Design Lab4, start of the top module:
module Lab4(CLK, RST, INSTR, PC, REG0, REG1, REG2, REG3, REG4, REG5, REG6, REG7, 
		inst_opcode, ALUopcode, ALU_result, Zero, outDMEM, ALU_A, ALU_B);
clock: 6.47 ns
lec_check: 0
cap_margin: 20
core_margin: 2
core_utilization: 58
cts_cluster_diameter: 103
place_density: 0.67
setup_slack_margin: -0.43
slew_margin: 20
tns_end_percent: 5
run.sh (not shown) runs the stock make flow with config.mk's settings and CLKGATE_MAP_FILE=.
The starting point ran to the end with violations: negative setup slack.
Change:
==> flow/config.mk (replaced) <==
export PLATFORM = sky130hd
export DESIGN_NAME = Lab4
export DESIGN_NICKNAME = Lab4
export VERILOG_FILES = /design/flow/design.v
export SDC_FILE = /design/flow/constraint.sdc
export NUM_CORES = 4
export LEC_CHECK = 0
export CAP_MARGIN = 20
export CELL_PAD_IN_SITES_GLOBAL_PLACEMENT = 2
export CORE_MARGIN = 2
export CORE_UTILIZATION = 40
export PLACE_DENSITY = 0.84
export SLEW_MARGIN = 20
==> flow/constraint.sdc (replaced) <==
create_clock -name core_clock -period 12.0 [get_ports {CLK}]
set_input_delay 2.4000 -clock core_clock [delete_from_list [all_inputs] [get_ports {CLK}]]
set_output_delay 2.4000 -clock core_clock [all_outputs]
set_load 0.01 [all_outputs]
Now the flow ran to the end with no violations.
Setup slack gains 1100 ps.
Via count went down by 13%.
Wire length went down by about 0.3%.
Flip-flop count is unchanged.
Sequential power decreases by about 46%.
Core utilization falls by 32 points.
Non-clock buffer count goes down by 443.
Change:
--- a/flow/config.mk
+++ b/flow/config.mk
@@ -7,7 +7,6 @@
 export LEC_CHECK = 0
 export CAP_MARGIN = 20
-export CELL_PAD_IN_SITES_GLOBAL_PLACEMENT = 2
 export CORE_MARGIN = 2
-export CORE_UTILIZATION = 40
-export PLACE_DENSITY = 0.84
+export CORE_UTILIZATION = 51
+export SETUP_SLACK_MARGIN = 1.91
 export SLEW_MARGIN = 20
==> flow/constraint.sdc (replaced) <==
create_clock -name core_clock -period 6.47 [get_ports {CLK}]
set_input_delay 1.2940 -clock core_clock [delete_from_list [all_inputs] [get_ports {CLK}]]
set_output_delay 1.2940 -clock core_clock [all_outputs]
set_load 0.01 [all_outputs]
Outcome: With this change the flow completed, yet does not pass: negative setup slack. Worst setup slack is worse by 1200 ps. Power came out higher by 150%. Wire length came out higher by 8.8%. Hold slack is better by 5.7 ps. Register-to-register slack is worse by 4900 ps.
Change:
--- a/flow/config.mk
+++ b/flow/config.mk
@@ -8,5 +8,8 @@
 export CAP_MARGIN = 20
 export CORE_MARGIN = 2
-export CORE_UTILIZATION = 51
-export SETUP_SLACK_MARGIN = 1.91
+export CORE_UTILIZATION = 61
+export CTS_CLUSTER_SIZE = 41
+export PLACE_DENSITY = 0.79
+export SETUP_SLACK_MARGIN = -0.33
 export SLEW_MARGIN = 20
+export TNS_END_PERCENT = 40
This time the run failed in global routing (GRT-0232).
Die area came out lower by about 16%.
Synthesized area does not change.
Synthesized cell count is unchanged.
Change:
==> flow/config.mk (replaced) <==
export PLATFORM = sky130hd
export DESIGN_NAME = Lab4
export DESIGN_NICKNAME = Lab4
export VERILOG_FILES = /design/flow/design.v
export SDC_FILE = /design/flow/constraint.sdc
export NUM_CORES = 4
export LEC_CHECK = 0
export CAP_MARGIN = 20
export CORE_MARGIN = 2
export CORE_UTILIZATION = 57
export CTS_CLUSTER_SIZE = 53
export PLACE_DENSITY = 0.6
export SLEW_MARGIN = 25
==> flow/constraint.sdc (replaced) <==
create_clock -name core_clock -period 6.56 [get_ports {CLK}]
set_input_delay 1.3120 -clock core_clock [delete_from_list [all_inputs] [get_ports {CLK}]]
set_output_delay 1.3120 -clock core_clock [all_outputs]
set_load 0.01 [all_outputs]
- The changed run completed and failed the layout checks on negative setup slack
- die size came out higher by about 7%
- area after synthesis is unchanged
- synthesized cell count stays the same
Change:
--- a/flow/config.mk
+++ b/flow/config.mk
@@ -8,6 +8,5 @@
 export CAP_MARGIN = 20
 export CORE_MARGIN = 2
-export CORE_UTILIZATION = 57
-export CTS_CLUSTER_SIZE = 53
+export CORE_UTILIZATION = 51
 export PLACE_DENSITY = 0.6
-export SLEW_MARGIN = 25
+export SLEW_MARGIN = 20
==> flow/constraint.sdc (replaced) <==
create_clock -name core_clock -period 7.03 [get_ports {CLK}]
set_input_delay 1.4060 -clock core_clock [delete_from_list [all_inputs] [get_ports {CLK}]]
set_output_delay 1.4060 -clock core_clock [all_outputs]
set_load 0.01 [all_outputs]
The changed run finished but fails on negative setup slack.
Combinational power came out lower by roughly a tenth.
Routed wire length came out lower by a few percent.
Area after synthesis does not change.
Final cell count came out higher slightly.
Worst setup slack is better by 350 ps.
Register-to-register slack is better by 500 ps.
Total power came out lower by a little under a tenth.
Clock skew came out lower by 7.7 ps.

---

## JK
Starting RTL as in the previous note.
make LEC_CHECK=0 CAP_MARGIN=15 CELL_PAD_IN_SITES_GLOBAL_PLACEMENT=2 CORE_MARGIN=2 CORE_UTILIZATION=40 MAX_ROUTING_LAYER=met5 PLACE_DENSITY=0.84 SETUP_SLACK_MARGIN=0.03 SLEW_MARGIN=20 finish   # period 6.44 ns
To summarise JK: no stage aborted, but the layout did not pass its checks, failing on setup timing.
> inputs changed (JK -> MS)
Settings: changing PLACE_DENSITY from 0.84 to 0.6; changing CORE_UTILIZATION from 40 to 58; changing CAP_MARGIN from 15 to 20; removing CELL_PAD_IN_SITES_GLOBAL_PLACEMENT (formerly 2); removing MAX_ROUTING_LAYER (formerly met5); removing SETUP_SLACK_MARGIN (formerly 0.03); changing the clock period (ns, I/O delays scaled along) from 6.44 to 6.81.
Findings:
Final checks on MS, whose flow otherwise completed, came back failing, citing setup timing. Of the two candidates, JK has the better wire length after detailed routing and MS the worse one. A slowest cell on the critical path of ha_1 is what JK shows, while o21ai_0 belongs to MS. Flip-flop count delta (MS -> JK): insignificant. Longest individual stage delay on the worst path ends up lower on JK. Sort JK and MS by core utilization, ascending, and JK comes first. Compared with JK, MS shows a part of the cycle the worst path needs that is 0.68 points lower. Between MS and JK, the cell area after layout does not differ in any meaningful way.
Input-level comparison between AL and MS:
Settings: CORE_UTILIZATION changed from 58 to 40; HOLD_SLACK_MARGIN newly set to 0.18; PLACE_DENSITY changed from 0.6 to 0.84; MAX_ROUTING_LAYER newly set to met4; CELL_PAD_IN_SITES_GLOBAL_PLACEMENT newly set to 2; the clock period (ns, I/O delays scaled along) changed from 6.81 to 12.0.
## What came out
AL has number of detailed-route iterations in the first pass below what MS had.
Going from MS to AL, worst hold slack shrinks by 0.042 ns.
AL ended up with Zero as its termination of the worst setup path; MS ended up with outDMEM[0].
Delta (AL minus MS): wire length of the first global-routing pass lost 21,000 um, die outline area picked up an extra about 44%, ratio of final minimum period to clock period went down 13 points.
NOTE: cell area in AL falls short of that of MS
Static leakage in AL is about 23% lower than in MS
AL: all stages complete, timing, DRC and antenna checks passed
AL: non-clock buffer count is about 60% lower than what MS reported.
[AL vs MS] detailed route wirelength on metal2: lower in AL
Modified inputs, TR compared to AL
Settings: CORE_UTILIZATION now 55, was 40; SETUP_SLACK_MARGIN now -0.43, previously not set; MAX_ROUTING_LAYER no longer set, was met4; CELL_PAD_IN_SITES_GLOBAL_PLACEMENT no longer set, was 2; PLACE_DENSITY no longer set, was 0.84; HOLD_SLACK_MARGIN no longer set, was 0.18; TNS_END_PERCENT now 5, previously not set; the clock period (ns, I/O delays scaled along) now 6.47, was 12.0.
Findings:
- Portion of the layout cell area used by non-clock buffers, TR and AL: larger value in TR
- There was hardly any difference in aggregate global routing overflow between TR and AL.
- The final layout from AL, which completed every stage, passed the timing, design-rule and antenna checks at the end of the flow.
- Every stage of TR finished as expected; the final checks, on the other hand, flagged setup timing, which means the layout fails.
- Summary of TR over AL: count of endpoints failing hold in the final timing report about even; wire length on met3 up 31%.
- Area of the chip: TR vs AL down 0.016 mm2
- For cell area after placement, dividing the value from AL by the value from TR gives 0.891.
The inputs of PW differ from those of TR as listed below.
Settings: putting CTS_CLUSTER_SIZE at 98 where nothing was set; putting PLACE_DENSITY at 0.38 where nothing was set; clearing SETUP_SLACK_MARGIN, which used to be -0.43; clearing TNS_END_PERCENT, which used to be 5; putting ABC_AREA at 1 where nothing was set; swapping 55 for 65 in CORE_UTILIZATION; swapping 6.47 for 5.37 in the clock period (ns, I/O delays scaled along).
Findings:
PW | ERROR | 5_1_grt. Diff TR -> PW: post-place setup slack decreased by 0.15 ns relative to the old numbers; fraction of synthesized area in multiplexers decreased by 12 points relative to the old numbers; average cell area after synthesis decreased by 2.5 um2 relative to the old numbers.

---

run C:
Lab4 again, from the RTL that the note above started with.
clock: 11.3 ns
lec_check: 0
cap_margin: 20
core_margin: 2
core_utilization: 58
cts_cluster_size: 53
place_density: 0.6
slew_margin: 20
tns_end_percent: 5
Run C went all the way through the flow, and no timing, DRC or antenna check failed.
For run H, these inputs were changed with respect to run C:
# run C
export LEC_CHECK = 0
export CAP_MARGIN = 20
export CORE_MARGIN = 2
export CORE_UTILIZATION = 58
export CTS_CLUSTER_SIZE = 53
export PLACE_DENSITY = 0.6
export SLEW_MARGIN = 20
export TNS_END_PERCENT = 5
create_clock -name core_clock -period 11.3 [get_ports {CLK}]
# run H
export LEC_CHECK = 0
export CAP_MARGIN = 20
export CORE_MARGIN = 2
export CORE_UTILIZATION = 66
export CTS_CLUSTER_SIZE = 54
export PLACE_DENSITY = 0.91
export SLEW_MARGIN = 20
export TNS_END_PERCENT = 35
create_clock -name core_clock -period 7.47 [get_ports {CLK}]
Findings:
- Run H: it failed with a tool error in 5_1_grt, so there are no final results.
- Run C -> run H: simple logic cell fraction of the synthesized area flat
- Going from run C to run H, post-CTS setup repair buffer count grows by 61.
- Per the comparison of run H with run C, die extent in x fell about 6%, vertical die dimension fell 6.1%, arithmetic-cell share of the synthesized area counting full adders, half adders and majority gates about even, number of buffers inserted by port buffering about even, post-placement worst setup slack fell 1820 ps.
- Of run H and run C, it is run H that has the lower number of placement rows.
- Run H vs. run C: instance count after placement with tap cells included climbed 9.4%, total die size dropped 4900 um^2.
No activity file was given, so power comes from the tool's default toggle rates.
